==> flow/design.v (excerpt) <==
module top(
    input wire clk,
    input wire reset,
    input wire [7:0] next_in,
    output wire [7:0] f
    );
    wire [7:0] r1,r2,r3,r4,r5,r6,r7,r8,r9,r10;  
    wire [9:0] load, mul_en, add1_en, add2_en, mul_read, add1_read, add2_read;
    wire [3:0] state;
    controller C1(
        clk,
        reset,
        state,
        load, mul_en, add1_en, add2_en, mul_read, add1_read, add2_read  
    );
    datapath DP1(
        clk,
        reset,
        state,
        next_in,
        load, mul_en, add1_en, add2_en, mul_read, add1_read, add2_read,  
        r1,r2,r3,r4,r5,r6,r7,r8,r9,r10,  
        f
    );
endmodule
export LEC_CHECK = 0
export ABC_AREA = 1
export CAP_MARGIN = 20
export CORE_MARGIN = 2
export CORE_UTILIZATION = 72
export CTS_CLUSTER_DIAMETER = 400
export CTS_CLUSTER_SIZE = 95
export PLACE_DENSITY = 0.36
export SLEW_MARGIN = 20
create_clock -name core_clock -period 7.55 [get_ports {clk}]
run.sh (not shown) runs the stock make flow with config.mk's settings and CLKGATE_MAP_FILE=.
The starting point aborted during 5_1_grt.
Next try:
Settings changed: ABC_AREA 1 to default, CORE_UTILIZATION 72 to 40, CTS_CLUSTER_DIAMETER 400 to default, CTS_CLUSTER_SIZE 95 to default, PLACE_DENSITY 0.36 to default.
Clock period 7.55 ns to 12.0 ns, I/O delays scaled along.
What happened: This time the run completed without violations. Die size rose by about 80%. Synthesized area barely changes. Synthesized cell count fell by 22%.
Next try:
Settings changed: CORE_UTILIZATION 40 to 58.
Clock period 12.0 ns to 6.43 ns, I/O delays scaled along.
With this change the flow produced a layout that fails on negative setup slack.
Synthesized cell count is unchanged.
Total power goes up by 87%.
Setup slack got worse by 4.8 ns.
Cell area increases by 20%.
Global-route usage rose by 12 points.
Cell count is higher by 9.2%.
Fmax increases by 7.6%.
Routed wire length is higher by 12%.
Next try:
Settings changed: CORE_UTILIZATION 58 to 40.
Clock period 6.43 ns to 10.7 ns, I/O delays scaled along.
What happened:
- The changed run passed the timing, design-rule and antenna checks
- synthesized cell count stays the same
- hold slack gets better by 0.0094 ns
- core utilization falls by 30 points
- worst setup slack gets better by 4.3 ns
- clock-buffer cell count is unchanged
- via count falls by about 10%


Setup of run A:
top again, from the RTL that the note above started with.
export LEC_CHECK = 0
export ABC_AREA = 1
export CAP_MARGIN = 20
export CORE_MARGIN = 2
export CORE_UTILIZATION = 72
export CTS_CLUSTER_DIAMETER = 400
export CTS_CLUSTER_SIZE = 95
export PLACE_DENSITY = 0.36
export SETUP_SLACK_MARGIN = 2.2
export SLEW_MARGIN = 20
export TNS_END_PERCENT = 10
create_clock -name core_clock -period 7.55 [get_ports {clk}]
As the logs show, run A stopped at global routing after a tool error, so it never reached the end of the flow.
## Diff of input files: run B against run A
# run A
export LEC_CHECK = 0
export ABC_AREA = 1
export CAP_MARGIN = 20
export CORE_MARGIN = 2
export CORE_UTILIZATION = 72
export CTS_CLUSTER_DIAMETER = 400
export CTS_CLUSTER_SIZE = 95
export PLACE_DENSITY = 0.36
export SETUP_SLACK_MARGIN = 2.2
export SLEW_MARGIN = 20
export TNS_END_PERCENT = 10
create_clock -name core_clock -period 7.55 [get_ports {clk}]
# run B
export LEC_CHECK = 0
export CAP_MARGIN = 20
export CORE_MARGIN = 2
export CORE_UTILIZATION = 65
export PLACE_DENSITY = 0.36
export SLEW_MARGIN = 20
create_clock -name core_clock -period 11.3 [get_ports {clk}]
### Flow results
Run B vs. run A: number of distinct standard cells referenced by the synthesized netlist up about 120%; mean instance size in the synthesized netlist up 29%; pre-placement core utilization down 8.2 points. Per the final summary, run B finished and its layout is clean on timing, DRC and antenna. Comparing run A and run B, the lower post-synthesis mux area share was measured on run A. On run B: number of nets produced by synthesis is about 20% lower than what run A gave. Any difference in yosys stat chip area between run A and run B is small enough to ignore. Full die area sits higher in run B than in run A. Run B against run A: worst slack at placement rose 990 ps; post-synthesis cell count went down about 22%; synthesized area stayed essentially flat.
The inputs of run C differ from those of run B as listed below.
# run B
export LEC_CHECK = 0
export CAP_MARGIN = 20
export CORE_MARGIN = 2
export CORE_UTILIZATION = 65
export PLACE_DENSITY = 0.36
export SLEW_MARGIN = 20
create_clock -name core_clock -period 11.3 [get_ports {clk}]
# run C
export LEC_CHECK = 0
export CAP_MARGIN = 20
export CORE_MARGIN = 2
export CORE_UTILIZATION = 70
export SETUP_SLACK_MARGIN = -0.36
export SLEW_MARGIN = 20
create_clock -name core_clock -period 5.28 [get_ports {clk}]
==> comparison <==
Run C: it failed during global routing, and the tool reported GRT-0232.
Going from run B to run C, placed wire-length estimate shows an increase of 13%; global placement routability congestion shows an increase of about 3.7%; horizontal die size shows a reduction of 3.5%; die area shows a reduction of about 7%.
Post-synthesis net count came out exactly the same in run B and run C.
The inputs of run D differ from those of run C as listed below.
# run C
export LEC_CHECK = 0
export CAP_MARGIN = 20
export CORE_MARGIN = 2
export CORE_UTILIZATION = 70
export SETUP_SLACK_MARGIN = -0.36
export SLEW_MARGIN = 20
create_clock -name core_clock -period 5.28 [get_ports {clk}]
# run D
export LEC_CHECK = 0
export ABC_AREA = 1
export CAP_MARGIN = 20
export CORE_MARGIN = 2
export CORE_UTILIZATION = 72
export SLEW_MARGIN = 20
create_clock -name core_clock -period 13.2 [get_ports {clk}]
--- outcome ---
Both conditions hold for run D: the flow ran to the end and the final layout passed the timing, design-rule and antenna checks.
Run C → run D: post-DP HPWL moved down, die extent in x lower, area after synthesis closely matched the old numbers.
Run C → run D: post-placement cell count increased by 7.9% relative to the old numbers, number of cells upsized or downsized after cts decreased by 67 relative to the old numbers, number of rows in the core area decreased by about 2% relative to the old numbers.
## Diff of input files: run E against run D
# run D
export LEC_CHECK = 0
export ABC_AREA = 1
export CAP_MARGIN = 20
export CORE_MARGIN = 2
export CORE_UTILIZATION = 72
export SLEW_MARGIN = 20
create_clock -name core_clock -period 13.2 [get_ports {clk}]
# run E
export LEC_CHECK = 0
export ABC_AREA = 1
export CAP_MARGIN = 20
export CORE_MARGIN = 2
export CORE_UTILIZATION = 66
export CTS_CLUSTER_SIZE = 15
export SLEW_MARGIN = 20
create_clock -name core_clock -period 7.67 [get_ports {clk}]
[summary]
The slew of the pin with the lowest slew margin in run E sits 56 ps below the value recorded for run D.
Run E had finished all stages when the layout checks came back failing, citing setup timing.
Looking at data arrival time of the critical path, run E sits 1000 ps lower than run D does.
Run E ends up with a minimum clock period after layout that is 1060 ps lower than in run D.
Highest routed metal layer = met5: run E; highest routed metal layer = met4: run D
Launching element of the worst setup path: DP1.mul1[2] -> run E, DP1.mul1[0] -> run D
Changes in run F relative to run E:
# run E
export LEC_CHECK = 0
export ABC_AREA = 1
export CAP_MARGIN = 20
export CORE_MARGIN = 2
export CORE_UTILIZATION = 66
export CTS_CLUSTER_SIZE = 15
export SLEW_MARGIN = 20
create_clock -name core_clock -period 7.67 [get_ports {clk}]
# run F
export LEC_CHECK = 0
export ABC_AREA = 1
export CAP_MARGIN = 20
export CORE_MARGIN = 2
export CORE_UTILIZATION = 72
export CTS_CLUSTER_DIAMETER = 374
export CTS_CLUSTER_SIZE = 15
export PLACE_DENSITY_LB_ADDON = 0.05
export SLEW_MARGIN = 20
create_clock -name core_clock -period 7.41 [get_ports {clk}]
[summary]
- Of run F and run E, the run reporting the higher placer congestion estimate was run E.
- Post-synthesis compound-gate area fraction: run E vs run F identical
- Summary of run F over run E: buffer depth of the longest clock path was more or less identical; area of the die moved down; post-place setup slack down 190 ps.
- Run F and run E ended up with roughly the same number of buffers inserted during clock tree synthesis.
- Run F — post-cts sizing count about 4% lower, run E as reference
- Comparing run F and run E, cell row count is higher on run E.
- Relative to run E, placeable core area decreased by 8.5% in run F.
- Comparing run E against run F, there is no change at all in synthesis area per yosys.
- Run F: GRT-0116 in global routing -> run aborted
- Core utilization before placement was lower in the run labelled run E.
Power figures rest on the tool's default switching activity, not on a simulated workload.
